## gca_dlnv
module gca_dlnv(
    input [31:0]    coord0,
    input [31:0]    coord1,
    input           ld,
    input           step,
    input           CLK,
    output          FC,
    output [20:0]   ADDR
);
clock: 5.19 ns
lec_check: 0
cap_margin: 20
core_margin: 2
core_utilization: 11
slew_margin: 20
run.sh (not shown) runs the stock make flow with config.mk's settings and CLKGATE_MAP_FILE=.
Edit:
--- a/flow/config.mk
+++ b/flow/config.mk
@@ -9,3 +9,7 @@
 export CORE_MARGIN = 2
-export CORE_UTILIZATION = 11
+export CORE_UTILIZATION = 40
+export CTS_CLUSTER_DIAMETER = 397
+export CTS_CLUSTER_SIZE = 44
+export PLACE_DENSITY_LB_ADDON = 0.12
 export SLEW_MARGIN = 20
+export TNS_END_PERCENT = 5
==> flow/constraint.sdc (replaced) <==
create_clock -name core_clock -period 5.0 [get_ports {CLK}]
set_input_delay 1.0000 -clock core_clock [delete_from_list [all_inputs] [get_ports {CLK}]]
set_output_delay 1.0000 -clock core_clock [all_outputs]
set_load 0.01 [all_outputs]
After rerunning: The new run finished clean; synthesized area is unchanged; core utilization rises by 32 points; die size falls by well over a third; final cell count falls by a quarter to a third; non-clock buffer count rises by 5; routed wire length rises slightly.
Edit:
--- a/flow/config.mk
+++ b/flow/config.mk
@@ -9,7 +9,4 @@
 export CORE_MARGIN = 2
-export CORE_UTILIZATION = 40
-export CTS_CLUSTER_DIAMETER = 397
-export CTS_CLUSTER_SIZE = 44
-export PLACE_DENSITY_LB_ADDON = 0.12
+export CORE_UTILIZATION = 66
+export SETUP_SLACK_MARGIN = 1.0
 export SLEW_MARGIN = 20
-export TNS_END_PERCENT = 5
==> flow/constraint.sdc (replaced) <==
create_clock -name core_clock -period 3.9 [get_ports {CLK}]
set_input_delay 0.7800 -clock core_clock [delete_from_list [all_inputs] [get_ports {CLK}]]
set_output_delay 0.7800 -clock core_clock [all_outputs]
set_load 0.01 [all_outputs]
Outcome:
- This time the run produced a layout that fails on negative setup slack
- non-clock buffer count increases by 136
- worst setup slack got worse by 0.90 ns
- via count went up by 25%
- wire length came out higher by 34%
- sequential share of layout area went down by 2.6 points
- first-iteration DRC count rose to 2.8 times its value
- core utilization grows by 44 points
- clock skew came out lower by 0.0045 ns
- cell area went up by 19%
- critical path depth increases by 8

* * *

## v50
gca_dlnv again, from the RTL that the note above started with.
make LEC_CHECK=0 CAP_MARGIN=0 CORE_MARGIN=8 CORE_UTILIZATION=40 CTS_CLUSTER_SIZE=49 GPL_TIMING_DRIVEN=0 MIN_ROUTING_LAYER=met2 SETUP_SLACK_MARGIN=1.18 SLEW_MARGIN=20 finish   # period 4.79 ns
v50 ended with every stage complete and zero timing, DRC or antenna violations.
Modified inputs, v34 compared to v50
# v50
export LEC_CHECK = 0
export CAP_MARGIN = 0
export CORE_MARGIN = 8
export CORE_UTILIZATION = 40
export CTS_CLUSTER_SIZE = 49
export GPL_TIMING_DRIVEN = 0
export MIN_ROUTING_LAYER = met2
export SETUP_SLACK_MARGIN = 1.18
export SLEW_MARGIN = 20
create_clock -name core_clock -period 4.79 [get_ports {CLK}]
# v34
export LEC_CHECK = 0
export CAP_MARGIN = 15
export CORE_MARGIN = 2
export CORE_UTILIZATION = 72
export SETUP_SLACK_MARGIN = -0.27
export SLEW_MARGIN = 20
create_clock -name core_clock -period 3.9 [get_ports {CLK}]
==> results <==
- Compared to v50, v34 has setup slack 940 ps lower.
- After detailed routing, v50 needs more wire than v34.
- Between v50 and v34, sequential share of layout area increased.
- v34 against v50: synthesis-to-finish area growth went down by 10 points, floorplan core density up 34 points.
- No crash in v34: every stage finished, but the layout fails its final checks due to negative setup slack.
- A topmost layer with routed signal wires of met4 is what v34 shows, while met5 belongs to v50.
### v34 -> v10
# v34
export LEC_CHECK = 0
export CAP_MARGIN = 15
export CORE_MARGIN = 2
export CORE_UTILIZATION = 72
export SETUP_SLACK_MARGIN = -0.27
export SLEW_MARGIN = 20
create_clock -name core_clock -period 3.9 [get_ports {CLK}]
# v10
export LEC_CHECK = 0
export CAP_MARGIN = 30
export CORE_MARGIN = 2
export CORE_UTILIZATION = 72
export CTS_CLUSTER_DIAMETER = 358
export PLACE_DENSITY = 0.67
export SLEW_MARGIN = 20
create_clock -name core_clock -period 3.78 [get_ports {CLK}]
Findings:
To summarise v10: no stage aborted, but the layout did not pass its checks, failing on negative setup slack. v34 ended up with sky130_fd_sc_hd__clkdlybuf4s50_1 as its standard cell with the maximum stage delay on the critical path; v10 ended up with sky130_fd_sc_hd__edfxtp_1. Final RePlAce weighted congestion, v10 vs v34: up by a few percent. Layout-stage area growth over the synthesis result: v34 and v10 compared, higher one is v10. Re total negative slack for setup checks: v10 is 160 ps up on v34. On worst setup slack after placement, the higher figure sits with v34, not v10. Changes observed in v10 relative to v34: placement-stage cell area saw an increase, via count of the first global-routing pass up about 1.7%. v10 vs. v34: final instance area went up by 1.8%. Looking at final-report setup violation count across v34 and v10, the one that comes out higher is v34. v10 against v34; count of non-CTS buffers in the layout is up by more than 10%. [compare] base=v34 new=v10: wire length of the first global-routing pass went up 2.6%, met2 wire length now larger.
For v39, these inputs were changed with respect to v10:
# v10
export LEC_CHECK = 0
export CAP_MARGIN = 30
export CORE_MARGIN = 2
export CORE_UTILIZATION = 72
export CTS_CLUSTER_DIAMETER = 358
export PLACE_DENSITY = 0.67
export SLEW_MARGIN = 20
create_clock -name core_clock -period 3.78 [get_ports {CLK}]
# v39
export LEC_CHECK = 0
export ABC_AREA = 1
export CAP_MARGIN = 20
export CORE_MARGIN = 2
export CORE_UTILIZATION = 60
export CTS_CLUSTER_DIAMETER = 94
export SLEW_MARGIN = 20
create_clock -name core_clock -period 2.75 [get_ports {CLK}]
- Every stage of v39 finished as expected; the final checks, on the other hand, flagged negative setup slack, which means the layout fails.
- Core utilization: v39 lower than v10
- v10 has lower design area than v39.

* * *

gca_dlnv again, from the RTL that the note above started with.
Design gca_dlnv, start of the top module:
module gca_dlnv(
    input [31:0]    coord0,
    input [31:0]    coord1,
    input           ld,
    input           step,
    input           CLK,
    output          FC,
    output [20:0]   ADDR
);
clock: 4.19 ns
lec_check: 0
abc_area: 1
cap_margin: 10
core_margin: 2
core_utilization: 69
cts_cluster_diameter: 50
cts_cluster_size: 100
gpl_routability_driven: 0
gpl_timing_driven: 1
min_routing_layer: met1
place_density_lb_addon: 0.18
slew_margin: 30
tns_end_percent: 5
==> next run, changes <==
- CAP_MARGIN: 10 -> 20
- CORE_UTILIZATION: 69 -> 72
- CTS_CLUSTER_DIAMETER: 50 -> 94
- GPL_ROUTABILITY_DRIVEN: 0 -> default
- GPL_TIMING_DRIVEN: 1 -> default
- MIN_ROUTING_LAYER: met1 -> default
- PLACE_DENSITY: default -> 0.42
- PLACE_DENSITY_LB_ADDON: 0.18 -> default
- SLEW_MARGIN: 30 -> 20
- clock period: 4.19 -> 2.75 ns (I/O delays scaled with it)
Outcome: Now the flow failed in global routing (5_1_grt) with GRT-0116. Synthesized cell count is unchanged. Die area falls by 4.0%. Area after synthesis stays the same.
==> next run, changes <==
- ABC_AREA: 1 -> default
- CORE_UTILIZATION: 72 -> 51
- CTS_CLUSTER_DIAMETER: 94 -> default
- CTS_CLUSTER_SIZE: 100 -> default
- PLACE_DENSITY: 0.42 -> default
- TNS_END_PERCENT: 5 -> default
- clock period: 2.75 -> 4.06 ns (I/O delays scaled with it)
After rerunning: Now the flow completed without violations; synthesized area shrinks by 6.9%; synthesized cell count came out lower by 25%; die area came out higher by 30%.
==> next run, changes <==
- ABC_AREA: default -> 1
- CAP_MARGIN: 20 -> 5
- CORE_UTILIZATION: 51 -> 72
- CTS_CLUSTER_DIAMETER: default -> 376
- CTS_CLUSTER_SIZE: default -> 99
- SETUP_SLACK_MARGIN: default -> 0.25
What happened:
- register-to-register slack gets better by 0.36 ns
- critical path depth drops by 7
- clock skew climbs by 0.0042 ns
- sequential share of layout area drops by 0.35 points
- routed wire length climbs by about 17%
==> next run, changes <==
- ABC_AREA: 1 -> default
- CAP_MARGIN: 5 -> 20
- CTS_CLUSTER_DIAMETER: 376 -> 41
- CTS_CLUSTER_SIZE: 99 -> default
- HOLD_SLACK_MARGIN: default -> -0.1
- SETUP_SLACK_MARGIN: 0.25 -> default
- TNS_END_PERCENT: default -> 40
- clock period: 4.06 -> 3.78 ns (I/O delays scaled with it)
- Now the flow produced a layout that fails on setup timing
- worst setup slack is worse by 0.41 ns
- synthesized cell count came out lower by 25%
- utilization goes up by 5.2 points
- cell area came out lower by about 1.6%
- routed wire length fell by 11%

* * *

Setup of oak:
Starting RTL as in the previous note.
Settings: LEC_CHECK=0, ABC_AREA=0, CAP_MARGIN=10, CORE_MARGIN=2, CORE_UTILIZATION=69, CTS_CLUSTER_DIAMETER=50, CTS_CLUSTER_SIZE=16, GPL_ROUTABILITY_DRIVEN=0, GPL_TIMING_DRIVEN=1, MIN_ROUTING_LAYER=met1, PLACE_DENSITY_LB_ADDON=0.18, SLEW_MARGIN=30, TNS_END_PERCENT=5; clock period 4.19 ns.
The following lists how pine was set up differently from oak:
-- flow/config.mk --
<<< oak, line 9
export CAP_MARGIN = 10
>>> pine, line 9
export CAP_MARGIN = 30
<<< oak, line 11
export CORE_UTILIZATION = 69
>>> pine, line 11
export CORE_UTILIZATION = 72
<<< oak, line 13
export CTS_CLUSTER_SIZE = 16
>>> pine, line 13
export CTS_CLUSTER_SIZE = 90
<<< oak, line 16
>>> pine, line 16
export HOLD_SLACK_MARGIN = -0.1
export MAX_ROUTING_LAYER = met4
<<< oak, line 19
export TNS_END_PERCENT = 5
>>> pine, line 21
export TNS_END_PERCENT = 50
==> flow/constraint.sdc <==
create_clock -name core_clock -period 3.8 [get_ports {CLK}]
set_input_delay 0.7600 -clock core_clock [delete_from_list [all_inputs] [get_ports {CLK}]]
set_output_delay 0.7600 -clock core_clock [all_outputs]
set_load 0.01 [all_outputs]
[summary]
- Finished, but not clean: pine, with negative setup slack.
- Compared to oak, pine has area overhead of the layout relative to synthesis 4.9 points higher.
- Changes observed in pine relative to oak: delay of the slowest cell on the worst path decreased by 0.08 ns relative to the old numbers; wire length higher.
The inputs of birch differ from those of pine as listed below.
-- flow/config.mk --
<<< pine, line 9
export CAP_MARGIN = 30
>>> birch, line 9
export CAP_MARGIN = 10
<<< pine, line 11
export CORE_UTILIZATION = 72
export CTS_CLUSTER_DIAMETER = 50
export CTS_CLUSTER_SIZE = 90
>>> birch, line 11
export CORE_UTILIZATION = 65
export CTS_CLUSTER_DIAMETER = 363
export CTS_CLUSTER_SIZE = 47
<<< pine, line 16
export HOLD_SLACK_MARGIN = -0.1
export MAX_ROUTING_LAYER = met4
>>> birch, line 16
==> flow/constraint.sdc <==
create_clock -name core_clock -period 4.19 [get_ports {CLK}]
set_input_delay 0.8380 -clock core_clock [delete_from_list [all_inputs] [get_ports {CLK}]]
set_output_delay 0.8380 -clock core_clock [all_outputs]
set_load 0.01 [all_outputs]
## What came out
Status for pine and birch: clean finish in birch only
Diff pine -> birch | wire length | down by a few percent
In the flow results for pine and birch, the overall track demand over capacity in global routing is smaller on birch.
Of pine and birch, birch shows the lower global-route met2 utilization, with pine above it.
Global-route met3 utilization in birch is 1.0 points lower than in pine
Going from pine to birch, the die area was enlarged.
Between birch and pine, it is birch whose via count of the first global-routing pass is lower, by 6.5%.
From pine to birch the numbers moved as follows: total non-filler cell area in the finished layout lost 320 µm²; setup TNS picked up an extra 0.093 ns; tally of non-filler cells in the final layout lost 0.64%; met1 routed wirelength after detailed routing picked up an extra 5.2%.
[inputs] maple vs birch
==> flow/config.mk <==
export PLATFORM = sky130hd
export DESIGN_NAME = gca_dlnv
export DESIGN_NICKNAME = gca_dlnv
export VERILOG_FILES = /design/flow/design.v
export SDC_FILE = /design/flow/constraint.sdc
export NUM_CORES = 4
export LEC_CHECK = 0
export CAP_MARGIN = 20
export CORE_MARGIN = 2
export CORE_UTILIZATION = 40
export SLEW_MARGIN = 20
==> flow/constraint.sdc <==
create_clock -name core_clock -period 5.0 [get_ports {CLK}]
set_input_delay 1.0000 -clock core_clock [delete_from_list [all_inputs] [get_ports {CLK}]]
set_output_delay 1.0000 -clock core_clock [all_outputs]
set_load 0.01 [all_outputs]
==> results <==
~same sequential fraction of total cell area in birch and maple. The number of hold-slack violations in the final timing report on birch is in line with that on maple. Of birch and maple, the higher total number of vias belongs to birch. Lower global-route met2 utilization was reported by maple, not birch. Going from birch to maple, the final worst setup slack was found to have gone up by 0.32 ns. The required arrival time at the worst endpoint of maple is higher than that of birch.
#### Input delta (cedar over maple)
-- flow/config.mk --
<<< maple, line 9
export CORE_MARGIN = 2
>>> cedar, line 9
export CORE_MARGIN = 10
<<< maple, line 11
>>> cedar, line 11
export CTS_CLUSTER_DIAMETER = 397
export CTS_CLUSTER_SIZE = 98
export PLACE_DENSITY = 0.38
<<< maple, line 12
>>> cedar, line 15
export TNS_END_PERCENT = 5
Findings:
cedar completed end to end with timing, DRC and antenna clean. cedar against maple; starting DRC count in detailed routing is down by more than a quarter. From maple to cedar the numbers moved as follows: maximum clock frequency moved down; detailed-placement wirelength estimate moved up; clock-buffer cell count moved down.
